==> trial 59 <==
==> flow/design.v <==
module alu (
    input               i_clk,
    input               i_rst_n,
    input               i_valid,
    input signed [11:0] i_data_a,
    input signed [11:0] i_data_b,
    input        [2:0]  i_inst,
    output              o_valid,
    output       [11:0] o_data,
    output              o_overflow
);
reg  [11:0] o_data_w, o_data_r;
reg         o_valid_w, o_valid_r;
reg         o_overflow_w, o_overflow_r;
reg  [19:0] data_old;
reg         overflow_old;
wire [12:0] data_add, data_sub, data_mean;
wire [23:0] data_mul;
wire [19:0] data_mul_round;
wire [20:0] data_mac;
wire [11:0] data_a_abs, data_b_abs;
assign o_valid = o_valid_r;
assign o_data = o_data_r;
assign o_overflow = o_overflow_r;
assign data_add = {i_data_a[11], i_data_a} + {i_data_b[11], i_data_b};
assign data_sub = {i_data_a[11], i_data_a} - {i_data_b[11], i_data_b};
assign data_mul = {{12{i_data_a[11]}}, i_data_a} * {{12{i_data_b[11]}}, i_data_b};
assign data_mul_round = {data_mul[23], data_mul[23:5]} + {19'd0, data_mul[4]};
assign data_mac = {data_mul_round[19], data_mul_round} + {data_old[19], data_old};
assign data_mean = data_add >> 1;
assign data_a_abs = i_data_a[11]? ~(i_data_a)+12'd1: i_data_a;
assign data_b_abs = i_data_b[11]? ~(i_data_b)+12'd1: i_data_b;
always@(*) begin
  o_data_w = 12'd0;
  o_valid_w = i_valid;
  o_overflow_w = 1'b0;
  case(i_inst)
    3'b000: begin  
      o_overflow_w = ^data_add[12:11];
      o_data_w = data_add[11:0];
    end
    3'b001: begin  
      o_overflow_w = ^data_sub[12:11];
      o_data_w = data_sub[11:0];
    end
    3'b010: begin  
      o_data_w = data_mul_round[11:0];
      o_overflow_w = ~(data_mul_round[19:11] == 9'b1_1111_1111 | data_mul_round[19:11] == 9'b0_0000_0000);
    end
    3'b011: begin  
      o_data_w = data_mac[11:0]; 
      o_overflow_w = ~(data_mac[20:11] == 10'b11_1111_1111 | data_mac[20:11] == 10'b00_0000_0000) | overflow_old;
    end
    3'b100: begin  
      o_data_w = ~(i_data_a ^ i_data_b);
    end
    3'b101: begin  
      o_data_w = ~i_data_a[11]? i_data_a: 12'd0;
    end
    3'b110: begin  
      o_data_w = data_mean[11:0];
    end
    3'b111: begin  
      o_data_w = (data_a_abs >= data_b_abs)? data_a_abs: data_b_abs;
    end
  endcase
end
always@(posedge i_clk or negedge i_rst_n) begin
  if(~i_rst_n) begin
    o_data_r <= 12'd0;
    o_overflow_r <= 1'b0;
    o_valid_r <= 1'b0;
  end 
  else begin
    o_data_r <= o_data_w;
    o_overflow_r <= o_overflow_w;
    o_valid_r <= o_valid_w;
  end
end
always@(posedge i_clk or negedge i_rst_n) begin
  if(~i_rst_n) begin
    data_old <= 20'd0;
    overflow_old <= 1'b0;
  end
  else if(i_valid) begin
    if(i_inst == 3'b011)begin
      data_old <= {{8{o_data_w[11]}}, o_data_w};
      overflow_old <= o_overflow_w;
    end
    else begin
      data_old <= 20'd0;
      overflow_old <= 1'b0;
    end
  end
end
endmodule
==> flow/run.sh <==
#!/bin/bash
# the make line also repeats each setting of config.mk as NAME=value (left out here)
make -C /OpenROAD-flow-scripts/flow DESIGN_CONFIG=/design/flow/config.mk WORK_HOME=/design/flow/orfs CLKGATE_MAP_FILE= finish
==> flow/config.mk <==
export PLATFORM = sky130hd
export DESIGN_NAME = alu
export DESIGN_NICKNAME = alu
export VERILOG_FILES = /design/flow/design.v
export SDC_FILE = /design/flow/constraint.sdc
export NUM_CORES = 4
export LEC_CHECK = 0
export CAP_MARGIN = 40
export CELL_PAD_IN_SITES_DETAIL_PLACEMENT = 0
export CELL_PAD_IN_SITES_GLOBAL_PLACEMENT = 0
export CORE_MARGIN = 2
export CORE_UTILIZATION = 33
export CTS_CLUSTER_DIAMETER = 397
export CTS_CLUSTER_SIZE = 100
export GPL_ROUTABILITY_DRIVEN = 1
export GPL_TIMING_DRIVEN = 1
export MAX_ROUTING_LAYER = met5
export SETUP_SLACK_MARGIN = -0.82
export SLEW_MARGIN = 20
==> flow/constraint.sdc <==
create_clock -name core_clock -period 9.36 [get_ports {i_clk}]
set_input_delay 1.8720 -clock core_clock [delete_from_list [all_inputs] [get_ports {i_clk}]]
set_output_delay 1.8720 -clock core_clock [all_outputs]
set_load 0.01 [all_outputs]
==> trial 34 (differences from trial 59) <==
Settings changed: CAP_MARGIN 40 to 20, CELL_PAD_IN_SITES_DETAIL_PLACEMENT 0 to not set, CELL_PAD_IN_SITES_GLOBAL_PLACEMENT 0 to not set, CORE_UTILIZATION 33 to 62, CTS_CLUSTER_DIAMETER 397 to not set, CTS_CLUSTER_SIZE 100 to not set, GPL_ROUTABILITY_DRIVEN 1 to not set, GPL_TIMING_DRIVEN 1 to not set, MAX_ROUTING_LAYER met5 to not set, PLACE_DENSITY set to 0.37, SETUP_SLACK_MARGIN -0.82 to not set, TNS_END_PERCENT set to 20.
==> flow/constraint.sdc (replaced) <==
create_clock -name core_clock -period 7.39 [get_ports {i_clk}]
set_input_delay 1.4780 -clock core_clock [delete_from_list [all_inputs] [get_ports {i_clk}]]
set_output_delay 1.4780 -clock core_clock [all_outputs]
set_load 0.01 [all_outputs]
==> trial 52 (differences from trial 59) <==
Settings changed: CAP_MARGIN 40 to 20, CORE_UTILIZATION 33 to 54, CTS_CLUSTER_DIAMETER 397 to 183, PLACE_DENSITY set to 0.37, SETUP_SLACK_MARGIN -0.82 to -0.62.
==> comparison table <==
|  | trial 52 | trial 59 | trial 34 |
|---|---|---|---|
| Die Area | 20,500 um^2 | 33,200 um^2 | 17,900 um^2 |
| All-layer global routing usage | 32.2% | 19.7% | 39.4% |
| Horizontal die size | 143 um | 182 um | 134 um |
| Met1 Routed Length | 14.0 mm | 14.0 mm | 13.2 mm |
| DR iter-0 viols | 590 | 552 | 939 |
| Outcome | finished with violations | finished with violations | finished with violations |
| Violated checks | setup timing | setup timing | setup timing |
| Fin worst setup slack | -0.257 ns | -0.346 ns | -1.41 ns |
| Worst Path Required | 9.47 ns | 9.47 ns | 7.50 ns |
| Metal3 WL | 1.55 mm | 1.35 mm | 3.04 mm |
| Met2 layer usage reported by global route | 54.0% | 34.7% | 68.0% |
| Data arrival time at the worst-slack endpoint | 9.72 ns | 9.82 ns | 8.91 ns |
| Util after Layout | 69.8% | 42.3% | 84.9% |
